### design/flow/design.v
`timescale 1us / 1ps
module ARTAU(
    input radar_echo,
    input scan_for_target,
    input [31:0] jet_speed,
    input [31:0] max_safe_distance,
    input RST,
    input CLK,
    output reg radar_pulse_trigger,
    output reg [31:0] distance_to_target,
    output reg threat_detected,
    output reg [1:0] ARTAU_state
);
reg [31:0] distance1;   
reg [31:0] distance2;   
reg [11:0] elapsed_time;   
reg have_prev;          
parameter c0 = 300000000;   
parameter radar_pulse_duration = 300;   
parameter max_listen_time = 2000;   
parameter assess_timeout = 3000;   
wire [40:0] echo_product = c0 * elapsed_time;
wire [40:0] echo_distance = echo_product / 2000;
wire [11:0] elapsed_ms = elapsed_time / 1000;
wire [44:0] predicted_distance = distance2 + jet_speed * elapsed_ms;
always @(posedge CLK or posedge RST) begin
    if (RST) begin
        ARTAU_state <= 2'b00;   
        radar_pulse_trigger <= 0;
        distance_to_target <= 0;
        threat_detected <= 0;
        distance1 <= 0;
        elapsed_time <= 0;
        have_prev <= 0;
    end else begin
        case (ARTAU_state)
            2'b00:   
                if (scan_for_target) begin
                    radar_pulse_trigger <= 1;
                    ARTAU_state <= 2'b01;   
                end
            2'b01:   
                if (elapsed_time < radar_pulse_duration) begin
                    radar_pulse_trigger <= 1;
                    elapsed_time <= elapsed_time + 100;   
                end else begin
                    radar_pulse_trigger <= 0;
                    elapsed_time <= 0;
                    ARTAU_state <= 2'b10;   
                end
            2'b10:   
                if (elapsed_time < max_listen_time) begin
                    if (radar_echo) begin
                        distance1 <= distance2;
                        distance2 <= echo_distance[31:0];
                        elapsed_time <= 0;
                        if (have_prev) begin
                            ARTAU_state <= 2'b11;   
                        end else begin
                            have_prev <= 1;
                            radar_pulse_trigger <= 1;
                            ARTAU_state <= 2'b01;   
                        end
                    end else begin
                        elapsed_time <= elapsed_time + 100;
                    end
                end else begin
                    ARTAU_state <= 2'b00;
                    radar_pulse_trigger <= 0;
                    distance_to_target <= 0;
                    threat_detected <= 0;
                    elapsed_time <= 0;
                    have_prev <= 0;
                end
            2'b11:   
                if (elapsed_time < assess_timeout) begin
                    distance_to_target <= distance2;
                    threat_detected <= (predicted_distance < distance1) && distance2 < max_safe_distance;
                    if (scan_for_target) begin
                        radar_pulse_trigger <= 1;
                        elapsed_time <= 0;
                        ARTAU_state <= 2'b01;   
                    end else begin
                        elapsed_time <= elapsed_time + 100;
                    end
                end else begin
                    ARTAU_state <= 2'b00;
                    radar_pulse_trigger <= 0;
                    distance_to_target <= 0;
                    threat_detected <= 0;
                    elapsed_time <= 0;
                    have_prev <= 0;
                end
        endcase
    end
end
endmodule
module ECSU(
    input CLK,
    input RST,
    input thunderstorm,
    input [5:0] wind,
    input [1:0] visibility,
    input signed [7:0] temperature,
    output reg severe_weather,
    output reg emergency_landing_alert,
    output reg [1:0] ECSU_state
);
    parameter ALL_CLEAR = 2'b00;
    parameter CAUTION = 2'b01;
    parameter HIGH_ALERT = 2'b10;
    parameter EMERGENCY = 2'b11;
    reg [1:0] current_state, next_state;
    always @(posedge CLK or posedge RST) begin
        if (RST) begin
            current_state <= ALL_CLEAR;
        end else begin
            current_state <= next_state;
        end
    end
    always @(*) begin
        severe_weather = (current_state == HIGH_ALERT) || (current_state == EMERGENCY);
        emergency_landing_alert = (current_state == EMERGENCY);
        ECSU_state = current_state;
    end
    always @(*) begin
        next_state = current_state;
        case (current_state)
            ALL_CLEAR: begin
                if (wind >= 11 && wind <= 15)  
                    next_state = CAUTION;
                else if (visibility == 2'b01)  
                    next_state = CAUTION;
                else if (thunderstorm || wind > 15 || temperature > 35 || temperature < -35 || visibility == 2'b11) begin
                    next_state = HIGH_ALERT;
                end
            end
            CAUTION: begin
                if (wind <= 10 && visibility == 2'b00)  
                    next_state = ALL_CLEAR;
                else if (thunderstorm || wind > 15 || temperature > 35 || temperature < -35 || visibility == 2'b11) begin
                    next_state = HIGH_ALERT;
                end
            end
            HIGH_ALERT: begin
                if (temperature < -40 || temperature > 40 || wind > 20) begin
                    next_state = EMERGENCY;
                end else if (!thunderstorm && wind <= 10 && temperature >= -35 && temperature <= 35 && visibility != 2'b11) begin
                    next_state = CAUTION;
                end
            end
            EMERGENCY: begin
            end
        endcase
    end
endmodule
`timescale 1us / 1ps
module ICMS(
    input CLK,
    input RST,
    input radar_echo,
    input scan_for_target,
    input [31:0] jet_speed,
    input [31:0] max_safe_distance,
    input [5:0] wind,
    input thunderstorm,
    input [1:0] visibility,
    input signed [7:0] temperature,
    output radar_pulse_trigger,
    output [31:0] distance_to_target,
    output safe_to_engage,
    output threat_detected,
    output emergency_landing_alert,
    output [1:0] ECSU_state,  
    output [1:0] ARTAU_state
);
   wire severe_weather;
   ARTAU artau_inst (
       .radar_echo(radar_echo),
       .scan_for_target(scan_for_target),
       .jet_speed(jet_speed),
       .max_safe_distance(max_safe_distance),
       .RST(RST),
       .CLK(CLK),
       .radar_pulse_trigger(radar_pulse_trigger),
       .distance_to_target(distance_to_target),
       .threat_detected(threat_detected),
       .ARTAU_state(ARTAU_state)
   );
   ECSU ecsu_inst (
       .CLK(CLK),
       .RST(RST),
       .thunderstorm(thunderstorm),
       .wind(wind),
       .visibility(visibility),
       .temperature(temperature),
       .severe_weather(severe_weather),
       .emergency_landing_alert(emergency_landing_alert),
       .ECSU_state(ECSU_state)
   );
   assign safe_to_engage = (threat_detected) && (!severe_weather);
endmodule
### design/flow/run.sh
#!/bin/bash
# the make line also repeats each setting of config.mk as NAME=value (left out here)
make -C /OpenROAD-flow-scripts/flow DESIGN_CONFIG=/design/flow/config.mk WORK_HOME=/design/flow/orfs CLKGATE_MAP_FILE= finish
### design/flow/constraint.sdc
create_clock -name core_clock -period 30.0 [get_ports {CLK}]
set_input_delay 6.0000 -clock core_clock [delete_from_list [all_inputs] [get_ports {CLK}]]
set_output_delay 6.0000 -clock core_clock [all_outputs]
set_load 0.01 [all_outputs]
### design/flow/config.mk
export PLATFORM = sky130hd
export DESIGN_NAME = ICMS
export DESIGN_NICKNAME = ICMS
export VERILOG_FILES = /design/flow/design.v
export SDC_FILE = /design/flow/constraint.sdc
export NUM_CORES = 4
export LEC_CHECK = 0
export ABC_AREA = 1
export CAP_MARGIN = 0
export CORE_MARGIN = 3
export CORE_UTILIZATION = 40
export CTS_CLUSTER_DIAMETER = 230
export CTS_CLUSTER_SIZE = 100
export PLACE_DENSITY_LB_ADDON = 0.28
export SLEW_MARGIN = 20
==> impl_metrics.sql, run 1 <==
-- load yosys + openroad results
INSERT INTO impl_metrics (metric_group, metric, value, unit) VALUES
('synthesis', 'yosysChipArea', '23700', 'sq um'),
('sta', 'final_max_slew_violation_tally', '0', ''),
('routing', 'met3RoutedLength', '1960', 'um'),
('floorplan', 'fp-row-count', '88', ''),
('placed_design', 'port_buffers', '123', ''),
('synthesis', 'cell_type_with_the_highest_aggregate_area_in_the_netlist', 'sky130_fd_sc_hd__ha_1', ''),
('synthesis', 'adder_cell_fraction_of_synth_area', '0.230', ''),
('layout', 'register_cell_area_after_layout', '2910', 'sq um'),
('synthesis', 'yosys-top-cells-count', 'sky130_fd_sc_hd__nand2_1, sky130_fd_sc_hd__inv_1, sky130_fd_sc_hd__ha_1, sky130_fd_sc_hd__nand3_1, sky130_fd_sc_hd__nand2_2', ''),
('grt', 'grt_usage', '0.188', ''),
('run', 'tool_warnings', '53', ''),
('min_path', 'min_path_cells', '2', ''),
('synthesis', 'enable_flop_cells', '31', ''),
('worst_setup_path', 'critPathKind', 'flip-flop to flip-flop', ''),
('synthesis', 'cell_area_synth', '23700', 'sq um'),
('synthesis', 'yosys.area_share.aoi', '0.106', ''),
('status', 'status', 'finished clean', ''),
('clocking', 'cts-htree-levels', '3', ''),
('layout', 'finalNetCount', '4033', ''),
('routing', 'first_iter_violations', '1175', ''),
('worst_setup_path', 'cp_data_arrival_time', '23820', 'ps'),
('clocking', 'clockRootBuffer', 'sky130_fd_sc_hd__clkbuf_16', ''),
('floorplan', 'dieHeight', '249', 'um'),
('routing', 'insertedDiodeCount', '0', ''),
('clocking', 'clock_path_buffers', '2', ''),
('worst_setup_path', 'critical-path-top-cell-by-count', 'sky130_fd_sc_hd__nand2_1', ''),
('routing', 'detail_route.drc_violations', '0', ''),
('sta', 'finalSetupViolations', '0', ''),
('synthesis', 'leading_register_cell_type_out_of_synthesis', 'sky130_fd_sc_hd__dfrtp_1', ''),
('clocking', 'cts_hold_buf', '0', ''),
('min_path', 'hold_path.class', 'flip-flop to flip-flop', ''),
('routing', 'wl_met2', '26900', 'um'),
('placed_design', 'place_area', '25800', 'sq um'),
('worst_setup_path', 'r2r.worst_path.cells', '176', ''),
('synthesis', 'multiplexer_area_fraction_after_synthesis', '0', ''),
('clocking', 'postCtsSetupRepairBufs', '0', ''),
('clocking', 'num_cts_buffers', '9', ''),
('clocking', 'cts_resized', '0', ''),
('routing', 'routed-via-count', '21200', ''),
('synthesis', 'postSynth.asyncResetShare', '0.718', ''),
('worst_setup_path', 'cp_max_fo', '16', ''),
('worst_setup_path', 'critical_path_required', '30140', 'ps'),
('synthesis', 'most_common_cell', 'sky130_fd_sc_hd__nand2_1', ''),
('worst_setup_path', 'regToRegStartpoint', 'artau_inst.elapsed_time[11]', ''),
('worst_setup_path', 'crit_path_end', 'artau_inst.distance2[0]', ''),
('layout', 'layout.cell_area.non_filler', '26100', 'sq um'),
('floorplan', 'boundaryPins', '125', ''),
('layout', 'fillerInstances', '6011', ''),
('synthesis', 'area_leaders', 'sky130_fd_sc_hd__ha_1, sky130_fd_sc_hd__nand2_1, sky130_fd_sc_hd__inv_1', ''),
('routing', 'wire_per_inst', '13.6', 'um'),
('placed_design', 'hpwl_reported_at_the_end_of_detailed_placement', '49800', 'um'),
('synthesis', 'sequential_to_total_area_share_from_yosys_stat', '0.123', ''),
('sta', 'setup_tns', '0', 'ps'),
('sta', 'layout_worst_path_cycle_share', '0.789', ''),
('worst_setup_path', 'top_delay_family_on_crit_path', 'simple AND/OR/NAND/NOR gates', ''),
('placed_design', 'place_inst', '4312', ''),
('worst_setup_path', 'reg2reg_setup_slack', '6320', 'ps'),
('floorplan', 'design.core.area', '58100', 'sq um'),
('synthesis', 'yosysTopAreaCellShare', '0.165', ''),
('synthesis', 'synthesis.instances', '3448', ''),
('run', 'timing.max_cap.violations', '0', ''),
('sta', 'timing.final.hold_violations', '0', ''),
('min_path', 'timing.hold.worst.start', 'artau_inst.distance1[23]', '');
==> stage by stage <==
step / utilization / worst slack [ps]
floorplan: - / 9860
global placement: 0.443 / 6720
detailed placement: 0.443 / 6490
CTS: 0.449 / 6400
global route: 0.449 / 3500
finish: 0.449 / 6320
==> metal layers <==
| layer | vias up | GRT usage |
|---|---|---|
| li1 | 11200 | - |
| met1 | 9584 | 0.260 |
| met2 | 313 | 0.315 |
| met3 | 62 | 0.0188 |
| met4 | 0 | 0.0449 |
| met5 | - | 0 |
==> cell type report <==
class / instances / share of cell area
repair buffers: 131 / 0.0495
inverters: 664 / 0.0971
clock buffers: 10 / 0.00959
multi-input cells: 2642 / 0.693
flip-flops and latches: 110 / 0.111
well taps: 765 / 0.0367
clock inverters: 6 / 0.00259
==> run 2, diff against run 1 <==
CAP_MARGIN = 30   (was 0)
CELL_PAD_IN_SITES_GLOBAL_PLACEMENT = 2   (was unset)
CORE_ASPECT_RATIO = 0.62   (was unset)
CORE_MARGIN = 2   (was 3)
CORE_UTILIZATION = 32   (was 40)
CTS_CLUSTER_DIAMETER = unset   (was 230)
CTS_CLUSTER_SIZE = unset   (was 100)
GPL_ROUTABILITY_DRIVEN = 1   (was unset)
GPL_TIMING_DRIVEN = 1   (was unset)
MAX_ROUTING_LAYER = met4   (was unset)
MIN_ROUTING_LAYER = met2   (was unset)
PLACE_DENSITY_LB_ADDON = 0.02   (was 0.28)
SLEW_MARGIN = 30   (was 20)
TNS_END_PERCENT = 35   (was unset)
clock period = 21.3 ns   (was 30.0 ns; I/O delays follow)
==> run 2 against run 1 <==
  * Highest routed layer unchanged
  * Critical path depth grew 4
  * Global-route usage rose by 14 points
  * Synthesized area unchanged
  * Worst setup slack lost 6500 ps
  * First-iteration DRC count rose to 3.1 times the previous value
  * Now fails the layout checks on negative setup slack
==> impl_metrics.sql, run 2 <==
-- load yosys + openroad results
INSERT INTO impl_metrics (metric_group, metric, value, unit) VALUES
('status', 'status', 'failed layout checks', ''),
('status', 'violations', 'negative setup slack', ''),
('clocking', 'worst_skew_pair.late_latency', '410', 'ps'),
('routing', 'router_iterations_before_antenna_repair', '9', ''),
('grt', 'globalRouteOverflowTotal', '0', ''),
('worst_setup_path', 'top_delay_family_on_crit_path', 'simple AND/OR/NAND/NOR gates', ''),
('synthesis', 'yosys-dominant-comb-family', 'simple AND/OR/NAND/NOR gates', ''),
('routing', 'first_iter_violations', '3656', ''),
('sta', 'timing.clock.skew', '24.7', 'ps'),
('worst_setup_path', 'cp_slowest_cell', 'sky130_fd_sc_hd__fa_1', ''),
('sta', 'final_max_slew_violation_tally', '0', ''),
('synthesis', 'ys_ff', '110', ''),
('worst_setup_path', 'crit_path_end', 'artau_inst.distance2[0]', ''),
('sta', 'period_minus_slack', '21480', 'ps'),
('sta', 'layout_worst_path_cycle_share', '1.01', ''),
('synthesis', 'post_synth_num_cell_types', '77', ''),
('sta', 'slew_headroom', '0.368', ''),
('worst_setup_path', 'critPathBufInv', '37', ''),
('worst_setup_path', 'cp_max_fo', '8', ''),
('synthesis', 'yosys_warnings', '2', ''),
('synthesis', 'area_leaders', 'sky130_fd_sc_hd__ha_1, sky130_fd_sc_hd__nand2_1, sky130_fd_sc_hd__inv_1', ''),
('placed_design', 'gp_congestion', '1.00', ''),
('floorplan', 'die_area', '76400', 'sq um'),
('synthesis', 'postSynth.asyncResetShare', '0.718', ''),
('clocking', 'clock_path_buffers', '2', ''),
('min_path', 'min_path_cells', '2', ''),
('synthesis', 'multiplexer_area_fraction_after_synthesis', '0', ''),
('grt', 'initial_antenna_violation_count', '0', ''),
('grt', 'grt_pass1_wl', '126000', 'um'),
('synthesis', 'synth.cellmix.xorXnorShare', '0.0515', ''),
('floorplan', 'starting_density_of_the_core', '0.324', ''),
('clocking', 'cts-htree-levels', '3', ''),
('worst_setup_path', 'worst_setup_path_startpoint', 'artau_inst.elapsed_time[10]', ''),
('worst_setup_path', 'cp_data_arrival_time', '21630', 'ps'),
('grt', 'grt_usage', '0.333', ''),
('floorplan', 'floorplan.die.width', '350', 'um'),
('min_path', 'min_delay_worst_endpoint', 'artau_inst.distance1[17]', ''),
('grt', 'grt_util_met2', '0.327', ''),
('run', 'timing.max_cap.violations', '0', ''),
('clocking', 'worst_path_clk_slew', '100', 'ps'),
('layout', 'layout.core_utilization', '0.441', ''),
('synthesis', 'enable_flop_cells', '31', ''),
('sta', 'finalSetupViolations', '2', ''),
('floorplan', 'dieHeight', '218', 'um'),
('worst_setup_path', 'regToRegStartpoint', 'artau_inst.elapsed_time[10]', ''),
('synthesis', 'leading_register_cell_type_out_of_synthesis', 'sky130_fd_sc_hd__dfrtp_1', ''),
('synthesis', 'cell_area_synth', '23700', 'sq um'),
('routing', 'detail_route.drc_violations', '0', ''),
('synthesis', 'yosysTopAreaCellShare', '0.165', ''),
('clocking', 'tritoncts', 'done', ''),
('synthesis', 'yosys-top-cells-count', 'sky130_fd_sc_hd__nand2_1, sky130_fd_sc_hd__inv_1, sky130_fd_sc_hd__ha_1, sky130_fd_sc_hd__nand3_1, sky130_fd_sc_hd__nand2_2', ''),
('grt', 'global_route.peak_usage_layer', 'met3', ''),
('floorplan', 'design.core.area', '73200', 'sq um'),
('placed_design', 'port_buffers', '123', ''),
('sta', 'clock.fmax', '0.0465', 'GHz'),
('routing', 'wire_per_inst', '16.0', 'um'),
('synthesis', 'yosys.area_share.aoi', '0.106', ''),
('grt', 'maximum_number_of_pins_on_one_net_before_global_route_repair', '64', ''),
('synthesis', 'number_of_cell_instances_after_yosys_synthesis', '3448', ''),
('run', 'tool_warnings', '55', ''),
('clocking', 'clockRootBuffer', 'sky130_fd_sc_hd__clkbuf_16', ''),
('layout', 'fillerInstances', '7556', ''),
('synthesis', 'synthesis.instances', '3448', ''),
('clocking', 'num_cts_buffers', '9', ''),
('worst_setup_path', 'reg2reg_setup_slack', '-180', 'ps'),
('synthesis', 'sequential_to_total_area_share_from_yosys_stat', '0.123', ''),
('sta', 'timing.final.hold_violations', '0', ''),
('grt', 'first_global_vias', '36700', ''),
('routing', 'routed-via-count', '33700', ''),
('clocking', 'cts_hold_buf', '0', ''),
('routing', 'detail_route.wirelength', '81600', 'um'),
('worst_setup_path', 'start_kind', 'flip-flop', ''),
('synthesis', 'cell_type_with_the_highest_aggregate_area_in_the_netlist', 'sky130_fd_sc_hd__ha_1', ''),
('routing', 'drt-vias-per-instance', '6.63', ''),
('floorplan', 'boundaryPins', '125', ''),
('synthesis', 'most_common_cell', 'sky130_fd_sc_hd__nand2_1', ''),
('worst_setup_path', 'slowest_cell_delay_on_critical_path', '550', 'ps'),
('worst_setup_path', 'worstSetupPathDepth', '180', ''),
('routing', 'postRouteAntennaNets', '0', ''),
('grt', 'grt_util_met3', '0.527', ''),
('worst_setup_path', 'critical_path_required', '21440', 'ps'),
('synthesis', 'synth_area_per_cell', '6.88', 'sq um'),
('grt', 'globalRouteMet1Util', '0', ''),
('worst_setup_path', 'critPathCaptureType', 'flip-flop', ''),
('layout', 'layout-area-overhead-vs-synth', '36.1', '%'),
('layout', 'finalNetCount', '4596', ''),
('sta', 'max_slew.worst_pin.slew', '938', 'ps'),
('worst_setup_path', 'reg2reg_to', 'artau_inst.distance2[0]', ''),
('worst_setup_path', 'critical-path-top-cell-by-count', 'sky130_fd_sc_hd__nand2_2', ''),
('clocking', 'clock-sinks', '110', ''),
('min_path', 'timing.hold.worst.start', 'artau_inst.distance1[17]', ''),
('synthesis', 'yosysChipArea', '23700', 'sq um'),
('placed_design', 'hpwl_reported_at_the_end_of_detailed_placement', '65500', 'um'),
('sta', 'setup_repair_after_global_routing_missed_its_margin', 'yes', ''),
('worst_setup_path', 'r2r.worst_path.cells', '180', ''),
('synthesis', 'adder_cell_fraction_of_synth_area', '0.230', ''),
('sta', 'final_critical_path_setup_slack', '-183', 'ps'),
('floorplan', 'fp-row-count', '78', ''),
('worst_setup_path', 'critPathKind', 'flip-flop to flip-flop', ''),
('min_path', 'hold_path.class', 'flip-flop to flip-flop', ''),
('synthesis', 'ys_sh_simple', '0.374', '');
==> run 2: final cells by class <==
type                            count  area [sq um]  area share
Multi-Input combinational cell   2644         19700       0.609
Tap cell                          960          1200      0.0372
Clock inverter                      7          88.8     0.00275
Timing Repair Buffer              692          5630       0.174
Inverter                          664          2550      0.0789
Sequential cell                   110          2910      0.0902
Antenna cell                        1          2.50   0.0000775
Clock buffer                        9           225     0.00698
==> run 2: repair_timing <==
action,in CTS,in global routing
cloned,2,0
pin swaps,84,107
buffers inserted,32,24
gates resized,169,192
setup endpoints to repair,3,5
==> run 2: metal layers <==
layer	vias to the layer above	routed length [um]
li1	12300	-
met1	12500	0
met2	8475	39800
met3	449	39300
met4	0	2430
met5	-	0
==> run 2: through the flow <==
stage                     cells  instance area [sq um]  setup slack, ps  hold slack [ps]  TNS (ps)
after global routing       5086                  32300            -1870              516     -4740
after CTS                  5062                  31200            -10.4              493     -10.4
after global placement     5011                  29800             -709              469     -1230
final                      5087                  32300             -183              489      -263
after floorplan            3454                  23700             1160              453         0
after detailed placement   5012                  29900             -881              473     -1620
==> run 3, diff against run 2 <==
ABC_AREA = 0   (was 1)
CAP_MARGIN = 20   (was 30)
CELL_PAD_IN_SITES_GLOBAL_PLACEMENT = 3   (was 2)
CORE_UTILIZATION = 45   (was 32)
HOLD_SLACK_MARGIN = -0.02   (was unset)
MIN_ROUTING_LAYER = unset   (was met2)
PLACE_DENSITY_LB_ADDON = unset   (was 0.02)
TNS_END_PERCENT = unset   (was 35)
==> run 3 against run 2 <==
  * Synthesized area increased by 4.2%
  * Synthesized cell count is 10% lower
  * The run now fails in global placement
  * Die area fell by 26%
==> impl_metrics.sql, run 3 <==
-- load yosys + openroad results
INSERT INTO impl_metrics (metric_group, metric, value, unit) VALUES
('status', 'status', 'did not finish', ''),
('status', 'last_step_reached', 'global placement', ''),
('status', 'error', '[ERROR GPL-0301] Utilization 101.605 % exceeds 100%.', ''),
('synthesis', 'post_synth_num_cell_types', '149', ''),
('synthesis', 'yosysChipArea', '24700', 'sq um'),
('floorplan', 'design.core.area', '54200', 'sq um'),
('synthesis', 'area_leaders', 'sky130_fd_sc_hd__ha_1, sky130_fd_sc_hd__dfrtp_1, sky130_fd_sc_hd__fa_1', ''),
('floorplan', 'die_area', '56900', 'sq um'),
('synthesis', 'ys_ff', '110', ''),
('synthesis', 'synth_area_per_cell', '8.00', 'sq um'),
('synthesis', 'cell_type_with_the_highest_aggregate_area_in_the_netlist', 'sky130_fd_sc_hd__ha_1', ''),
('synthesis', 'adder_cell_fraction_of_synth_area', '0.222', ''),
('synthesis', 'enable_flop_cells', '31', ''),
('synthesis', 'leading_register_cell_type_out_of_synthesis', 'sky130_fd_sc_hd__dfrtp_1', ''),
('floorplan', 'boundaryPins', '125', ''),
('floorplan', 'dieHeight', '189', 'um'),
('synthesis', 'most_common_cell', 'sky130_fd_sc_hd__ha_1', ''),
('synthesis', 'synthesis.instances', '3088', ''),
('synthesis', 'yosys.area_share.aoi', '0.298', ''),
('synthesis', 'ys_sh_simple', '0.197', ''),
('synthesis', 'number_of_cell_instances_after_yosys_synthesis', '3088', ''),
('floorplan', 'starting_density_of_the_core', '0.456', ''),
('floorplan', 'floorplan.die.width', '302', 'um'),
('synthesis', 'postSynth.asyncResetShare', '0.718', ''),
('synthesis', 'synth.cellmix.xorXnorShare', '0.0612', ''),
('synthesis', 'sequential_to_total_area_share_from_yosys_stat', '0.118', ''),
('synthesis', 'cell_area_synth', '24700', 'sq um'),
('synthesis', 'yosysTopAreaCellShare', '0.158', ''),
('synthesis', 'yosys_warnings', '2', ''),
('synthesis', 'yosys-dominant-comb-family', 'AND-OR/OR-AND gates', ''),
('synthesis', 'yosys-top-cells-count', 'sky130_fd_sc_hd__ha_1, sky130_fd_sc_hd__nand2_1, sky130_fd_sc_hd__inv_1, sky130_fd_sc_hd__a21oi_1, sky130_fd_sc_hd__nor2_1', ''),
('floorplan', 'fp-row-count', '67', ''),
('synthesis', 'multiplexer_area_fraction_after_synthesis', '0.0408', '');
==> run 4, diff against run 3 <==
ABC_AREA = 1   (was 0)
CELL_PAD_IN_SITES_GLOBAL_PLACEMENT = unset   (was 3)
CORE_ASPECT_RATIO = 0.57   (was 0.62)
CORE_UTILIZATION = 71   (was 45)
CTS_CLUSTER_DIAMETER = 237   (was unset)
CTS_CLUSTER_SIZE = 73   (was unset)
GPL_ROUTABILITY_DRIVEN = unset   (was 1)
GPL_TIMING_DRIVEN = unset   (was 1)
HOLD_SLACK_MARGIN = unset   (was -0.02)
MAX_ROUTING_LAYER = unset   (was met4)
PLACE_DENSITY_LB_ADDON = 0.05   (was unset)
SETUP_SLACK_MARGIN = 4.76   (was unset)
SLEW_MARGIN = 20   (was 30)
TNS_END_PERCENT = 5   (was unset)
clock period = 16.1 ns   (was 21.3 ns; I/O delays follow)
==> run 4 against run 3 <==
  * Synthesized area decreased by 4.0%
  * The flow stops in global routing
  * Die area decreased by 39%
  * Synthesized cell count increased by 12%
==> impl_metrics.sql, run 4 <==
-- load yosys + openroad results
INSERT INTO impl_metrics (metric_group, metric, value, unit) VALUES
('synthesis', 'synthesis.instances', '3448', ''),
('synthesis', 'sequential_to_total_area_share_from_yosys_stat', '0.123', ''),
('status', 'status', 'did not finish', ''),
('synthesis', 'yosysTopAreaCellShare', '0.165', ''),
('synthesis', 'multiplexer_area_fraction_after_synthesis', '0', ''),
('floorplan', 'floorplan.die.width', '246', 'um'),
('synthesis', 'cell_area_synth', '23700', 'sq um'),
('synthesis', 'yosys-top-cells-count', 'sky130_fd_sc_hd__nand2_1, sky130_fd_sc_hd__inv_1, sky130_fd_sc_hd__ha_1, sky130_fd_sc_hd__nand3_1, sky130_fd_sc_hd__nand2_2', ''),
('placed_design', 'place_inst', '4487', ''),
('synthesis', 'most_common_cell', 'sky130_fd_sc_hd__nand2_1', ''),
('clocking', 'clockRootBuffer', 'sky130_fd_sc_hd__clkbuf_16', ''),
('clocking', 'clock_path_buffers', '2', ''),
('synthesis', 'ys_ff', '110', ''),
('clocking', 'cts-htree-levels', '3', ''),
('floorplan', 'boundaryPins', '125', ''),
('clocking', 'clock-sinks', '110', ''),
('placed_design', 'port_buffers', '123', ''),
('synthesis', 'postSynth.asyncResetShare', '0.718', ''),
('clocking', 'num_cts_buffers', '9', ''),
('synthesis', 'ys_sh_simple', '0.374', ''),
('floorplan', 'die_area', '34900', 'sq um'),
('synthesis', 'adder_cell_fraction_of_synth_area', '0.230', ''),
('floorplan', 'design.core.area', '32800', 'sq um'),
('synthesis', 'leading_register_cell_type_out_of_synthesis', 'sky130_fd_sc_hd__dfrtp_1', ''),
('grt', 'grt_usage', '1.01', ''),
('synthesis', 'area_leaders', 'sky130_fd_sc_hd__ha_1, sky130_fd_sc_hd__nand2_1, sky130_fd_sc_hd__inv_1', ''),
('synthesis', 'post_synth_num_cell_types', '77', ''),
('grt', 'globalRouteOverflowTotal', '2869', ''),
('synthesis', 'yosys-dominant-comb-family', 'simple AND/OR/NAND/NOR gates', ''),
('synthesis', 'yosysChipArea', '23700', 'sq um'),
('status', 'last_step_reached', 'global routing', ''),
('synthesis', 'cell_type_with_the_highest_aggregate_area_in_the_netlist', 'sky130_fd_sc_hd__ha_1', ''),
('floorplan', 'starting_density_of_the_core', '0.722', ''),
('synthesis', 'yosys_warnings', '2', ''),
('synthesis', 'enable_flop_cells', '31', ''),
('synthesis', 'yosys.area_share.aoi', '0.106', ''),
('placed_design', 'gp_congestion', '1.15', ''),
('synthesis', 'synth.cellmix.xorXnorShare', '0.0515', ''),
('placed_design', 'hpwl_reported_at_the_end_of_detailed_placement', '65800', 'um'),
('floorplan', 'fp-row-count', '50', ''),
('status', 'error', '[ERROR GRT-0232] Routing congestion too high. Check the congestion heatmap in the GUI.', ''),
('synthesis', 'synth_area_per_cell', '6.88', 'sq um'),
('floorplan', 'dieHeight', '142', 'um'),
('synthesis', 'number_of_cell_instances_after_yosys_synthesis', '3448', '');
-- run 4: through the flow --
step                      setup TNS [ps]  area (sq um)  utilization  setup WS (ps)  hold slack, ps
after CTS                         -28020         30000        0.912          -5380             504
after detailed placement          -31860         29300        0.892          -5820             474
after global placement            -20280         29300        0.892          -4320             467
after floorplan                   -13860         23900            -          -3540             453
-- run 4: what timing repair did --
item,CTS
pin swaps,21
resized,74
setup endpoints to repair,20
cloned,1
setup buffers,3
hold buffers,0
-- run 4: layer usage --
metal / track usage / GRT overflow
met5: 0.581 / 9
met4: 1.14 / 544
met3: 0.769 / 56
met2: 1.32 / 2203
met1: 0.892 / 57
==> run 5, diff against run 4 <==
CORE_ASPECT_RATIO = unset   (was 0.57)
CORE_UTILIZATION = 72   (was 71)
CTS_CLUSTER_DIAMETER = unset   (was 237)
CTS_CLUSTER_SIZE = 100   (was 73)
PLACE_DENSITY_LB_ADDON = unset   (was 0.05)
SETUP_SLACK_MARGIN = unset   (was 4.76)
TNS_END_PERCENT = 10   (was 5)
clock period = 18.1 ns   (was 16.1 ns; I/O delays follow)
==> run 5 against run 4 <==
  * The flow again stops in global routing
  * Synthesized area stayed put
  * Die area shrank 1.5%
  * Synthesized cell count unchanged
==> impl_metrics.sql, run 5 <==
-- load yosys + openroad results
INSERT INTO impl_metrics (metric_group, metric, value, unit) VALUES
('synthesis', 'cell_area_synth', '23700', 'sq um'),
('synthesis', 'yosys-dominant-comb-family', 'simple AND/OR/NAND/NOR gates', ''),
('grt', 'globalRouteOverflowTotal', '2', ''),
('synthesis', 'adder_cell_fraction_of_synth_area', '0.230', ''),
('floorplan', 'floorplan.die.width', '185', 'um'),
('clocking', 'clock_path_buffers', '2', ''),
('placed_design', 'hpwl_reported_at_the_end_of_detailed_placement', '61200', 'um'),
('synthesis', 'synth.cellmix.xorXnorShare', '0.0515', ''),
('synthesis', 'yosysTopAreaCellShare', '0.165', ''),
('synthesis', 'ys_ff', '110', ''),
('synthesis', 'post_synth_num_cell_types', '77', ''),
('floorplan', 'fp-row-count', '66', ''),
('synthesis', 'synthesis.instances', '3448', ''),
('clocking', 'clockRootBuffer', 'sky130_fd_sc_hd__clkbuf_16', ''),
('synthesis', 'synth_area_per_cell', '6.88', 'sq um'),
('synthesis', 'area_leaders', 'sky130_fd_sc_hd__ha_1, sky130_fd_sc_hd__nand2_1, sky130_fd_sc_hd__inv_1', ''),
('clocking', 'num_cts_buffers', '9', ''),
('clocking', 'clock-sinks', '110', ''),
('synthesis', 'enable_flop_cells', '31', ''),
('status', 'status', 'did not finish', ''),
('placed_design', 'port_buffers', '123', ''),
('synthesis', 'ys_sh_simple', '0.374', ''),
('synthesis', 'leading_register_cell_type_out_of_synthesis', 'sky130_fd_sc_hd__dfrtp_1', ''),
('placed_design', 'gp_congestion', '0.995', ''),
('synthesis', 'number_of_cell_instances_after_yosys_synthesis', '3448', ''),
('placed_design', 'place_inst', '4464', ''),
('floorplan', 'starting_density_of_the_core', '0.731', ''),
('floorplan', 'die_area', '34400', 'sq um'),
('placed_design', 'worst_setup_slack_post_dpl', '-3460', 'ps'),
('synthesis', 'sequential_to_total_area_share_from_yosys_stat', '0.123', ''),
('synthesis', 'yosys-top-cells-count', 'sky130_fd_sc_hd__nand2_1, sky130_fd_sc_hd__inv_1, sky130_fd_sc_hd__ha_1, sky130_fd_sc_hd__nand3_1, sky130_fd_sc_hd__nand2_2', ''),
('clocking', 'cts-htree-levels', '3', ''),
('clocking', 'cts_hold_buf', '0', ''),
('floorplan', 'boundaryPins', '125', ''),
('grt', 'grt_usage', '0.748', ''),
('synthesis', 'multiplexer_area_fraction_after_synthesis', '0', ''),
('synthesis', 'yosysChipArea', '23700', 'sq um'),
('synthesis', 'cell_type_with_the_highest_aggregate_area_in_the_netlist', 'sky130_fd_sc_hd__ha_1', ''),
('status', 'last_step_reached', 'global routing', ''),
('status', 'error', '[ERROR GRT-0116] Global routing finished with congestion. Check the congestion regions in the DRC Viewer.', ''),
('synthesis', 'most_common_cell', 'sky130_fd_sc_hd__nand2_1', ''),
('floorplan', 'dieHeight', '185', 'um'),
('floorplan', 'design.core.area', '32500', 'sq um'),
('synthesis', 'postSynth.asyncResetShare', '0.718', ''),
('synthesis', 'yosys.area_share.aoi', '0.106', ''),
('synthesis', 'yosys_warnings', '2', '');
[run 5: timing repair]
item / 4_1_cts
buffers inserted: 13
hold endpoints to repair: 0
resized: 72
gates cloned: 1
pin swaps: 49
setup endpoints to repair: 7
[run 5: per-stage QoR]
stage               area [sq um]   util
floorplan                  23900      -
global placement           29100  0.896
detailed placement         29100  0.896
CTS                        29900  0.921
[run 5: layer usage]
| layer | GRT usage | GRT overflow |
|---|---|---|
| met1 | 0.740 | 0 |
| met2 | 0.895 | 2 |
| met3 | 0.655 | 0 |
| met4 | 0.668 | 0 |
| met5 | 0.470 | 0 |
==> run 6, diff against run 5 <==
CAP_MARGIN = 35   (was 20)
CTS_CLUSTER_DIAMETER = 397   (was unset)
CTS_CLUSTER_SIZE = 99   (was 100)
PLACE_DENSITY = 0.42   (was unset)
SETUP_SLACK_MARGIN = 3.0   (was unset)
TNS_END_PERCENT = unset   (was 10)
clock period = 11.6 ns   (was 18.1 ns; I/O delays follow)
==> run 6 against run 5 <==
  * The run fails in clock tree synthesis
  * Synthesized area did not move
  * Synthesized cell count did not move
  * Die area did not move
==> impl_metrics.sql, run 6 <==
-- load yosys + openroad results
INSERT INTO impl_metrics (metric_group, metric, value, unit) VALUES
('status', 'last_step_reached', 'clock tree synthesis', ''),
('placed_design', 'worst_setup_slack_post_dpl', '-9850', 'ps'),
('synthesis', 'yosysChipArea', '23700', 'sq um'),
('placed_design', 'hpwl_reported_at_the_end_of_detailed_placement', '62700', 'um'),
('synthesis', 'synth_area_per_cell', '6.88', 'sq um'),
('synthesis', 'enable_flop_cells', '31', ''),
('synthesis', 'multiplexer_area_fraction_after_synthesis', '0', ''),
('synthesis', 'ys_ff', '110', ''),
('placed_design', 'gp_congestion', '1.03', ''),
('synthesis', 'post_synth_num_cell_types', '77', ''),
('synthesis', 'synthesis.instances', '3448', ''),
('status', 'error', '[ERROR DPL-0033] detailed placement checks failed during check placement.', ''),
('floorplan', 'floorplan.die.width', '185', 'um'),
('synthesis', 'synth.cellmix.xorXnorShare', '0.0515', ''),
('synthesis', 'sequential_to_total_area_share_from_yosys_stat', '0.123', ''),
('synthesis', 'adder_cell_fraction_of_synth_area', '0.230', ''),
('synthesis', 'cell_type_with_the_highest_aggregate_area_in_the_netlist', 'sky130_fd_sc_hd__ha_1', ''),
('floorplan', 'dieHeight', '185', 'um'),
('synthesis', 'postSynth.asyncResetShare', '0.718', ''),
('synthesis', 'cell_area_synth', '23700', 'sq um'),
('floorplan', 'boundaryPins', '125', ''),
('placed_design', 'port_buffers', '123', ''),
('synthesis', 'leading_register_cell_type_out_of_synthesis', 'sky130_fd_sc_hd__dfrtp_1', ''),
('floorplan', 'die_area', '34400', 'sq um'),
('synthesis', 'most_common_cell', 'sky130_fd_sc_hd__nand2_1', ''),
('synthesis', 'yosys-top-cells-count', 'sky130_fd_sc_hd__nand2_1, sky130_fd_sc_hd__inv_1, sky130_fd_sc_hd__ha_1, sky130_fd_sc_hd__nand3_1, sky130_fd_sc_hd__nand2_2', ''),
('synthesis', 'ys_sh_simple', '0.374', ''),
('synthesis', 'yosys_warnings', '2', ''),
('synthesis', 'yosys.area_share.aoi', '0.106', ''),
('status', 'status', 'did not finish', ''),
('synthesis', 'area_leaders', 'sky130_fd_sc_hd__ha_1, sky130_fd_sc_hd__nand2_1, sky130_fd_sc_hd__inv_1', ''),
('synthesis', 'yosys-dominant-comb-family', 'simple AND/OR/NAND/NOR gates', ''),
('floorplan', 'starting_density_of_the_core', '0.731', ''),
('floorplan', 'design.core.area', '32500', 'sq um'),
('synthesis', 'yosysTopAreaCellShare', '0.165', ''),
('floorplan', 'fp-row-count', '66', ''),
('synthesis', 'number_of_cell_instances_after_yosys_synthesis', '3448', '');
## run 6: through the flow
stage          area (sq um)  std cells   util  TNS (ps)
3_3_place_gp          29600       4465  0.912    -69630
2_1_floorplan         24400       3454      -    -57830
3_5_place_dp          29700       4468  0.914    -89750
==> run 7, diff against run 6 <==
CAP_MARGIN = 20   (was 35)
CTS_CLUSTER_DIAMETER = unset   (was 397)
CTS_CLUSTER_SIZE = 95   (was 99)
PLACE_DENSITY = unset   (was 0.42)
SETUP_SLACK_MARGIN = unset   (was 3.0)
TNS_END_PERCENT = 10   (was unset)
clock period = 16.3 ns   (was 11.6 ns; I/O delays follow)
==> run 7 against run 6 <==
  * The flow stops in global routing
  * Die area did not move
  * Synthesized cell count did not move
  * Synthesized area did not move
==> impl_metrics.sql, run 7 <==
-- load yosys + openroad results
INSERT INTO impl_metrics (metric_group, metric, value, unit) VALUES
('synthesis', 'cell_type_with_the_highest_aggregate_area_in_the_netlist', 'sky130_fd_sc_hd__ha_1', ''),
('floorplan', 'design.core.area', '32500', 'sq um'),
('synthesis', 'enable_flop_cells', '31', ''),
('placed_design', 'gp_congestion', '0.997', ''),
('synthesis', 'cell_area_synth', '23700', 'sq um'),
('synthesis', 'synthesis.instances', '3448', ''),
('synthesis', 'yosysTopAreaCellShare', '0.165', ''),
('floorplan', 'floorplan.die.width', '185', 'um'),
('floorplan', 'die_area', '34400', 'sq um'),
('synthesis', 'multiplexer_area_fraction_after_synthesis', '0', ''),
('synthesis', 'leading_register_cell_type_out_of_synthesis', 'sky130_fd_sc_hd__dfrtp_1', ''),
('synthesis', 'yosys_warnings', '2', ''),
('synthesis', 'yosys.area_share.aoi', '0.106', ''),
('status', 'error', '[ERROR GRT-0116] Global routing finished with congestion. Check the congestion regions in the DRC Viewer.', ''),
('synthesis', 'ys_ff', '110', ''),
('synthesis', 'area_leaders', 'sky130_fd_sc_hd__ha_1, sky130_fd_sc_hd__nand2_1, sky130_fd_sc_hd__inv_1', ''),
('status', 'status', 'did not finish', ''),
('synthesis', 'yosys-dominant-comb-family', 'simple AND/OR/NAND/NOR gates', ''),
('synthesis', 'yosysChipArea', '23700', 'sq um'),
('placed_design', 'worst_setup_slack_post_dpl', '-5740', 'ps'),
('synthesis', 'synth_area_per_cell', '6.88', 'sq um'),
('placed_design', 'port_buffers', '123', ''),
('synthesis', 'yosys-top-cells-count', 'sky130_fd_sc_hd__nand2_1, sky130_fd_sc_hd__inv_1, sky130_fd_sc_hd__ha_1, sky130_fd_sc_hd__nand3_1, sky130_fd_sc_hd__nand2_2', ''),
('synthesis', 'synth.cellmix.xorXnorShare', '0.0515', ''),
('synthesis', 'adder_cell_fraction_of_synth_area', '0.230', ''),
('synthesis', 'post_synth_num_cell_types', '77', ''),
('floorplan', 'fp-row-count', '66', ''),
('clocking', 'num_cts_buffers', '9', ''),
('synthesis', 'ys_sh_simple', '0.374', ''),
('floorplan', 'boundaryPins', '125', ''),
('placed_design', 'hpwl_reported_at_the_end_of_detailed_placement', '62600', 'um'),
('floorplan', 'starting_density_of_the_core', '0.731', ''),
('status', 'last_step_reached', 'global routing', '');
[run 7: timing repair]
item / CTS
pin swaps: 57
endpoints found under the setup margin: 10
hold buffers: 0
buffers inserted: 24
gates resized: 101
[run 7: routing by layer]
layer / global-route usage / GRT overflow
met4: 0.628 / 8
met1: 0.686 / 3
met3: 0.578 / 0
met5: 0.342 / 0
met2: 0.890 / 16
[run 7: per-stage QoR]
step | area, sq um | hold WS, ps | std cells
3_5_place_dp | 29200 | 473 | 4475
4_1_cts | 30100 | 501 | 4515
3_3_place_gp | 29200 | 468 | 4475
2_1_floorplan | 23900 | 453 | 3454
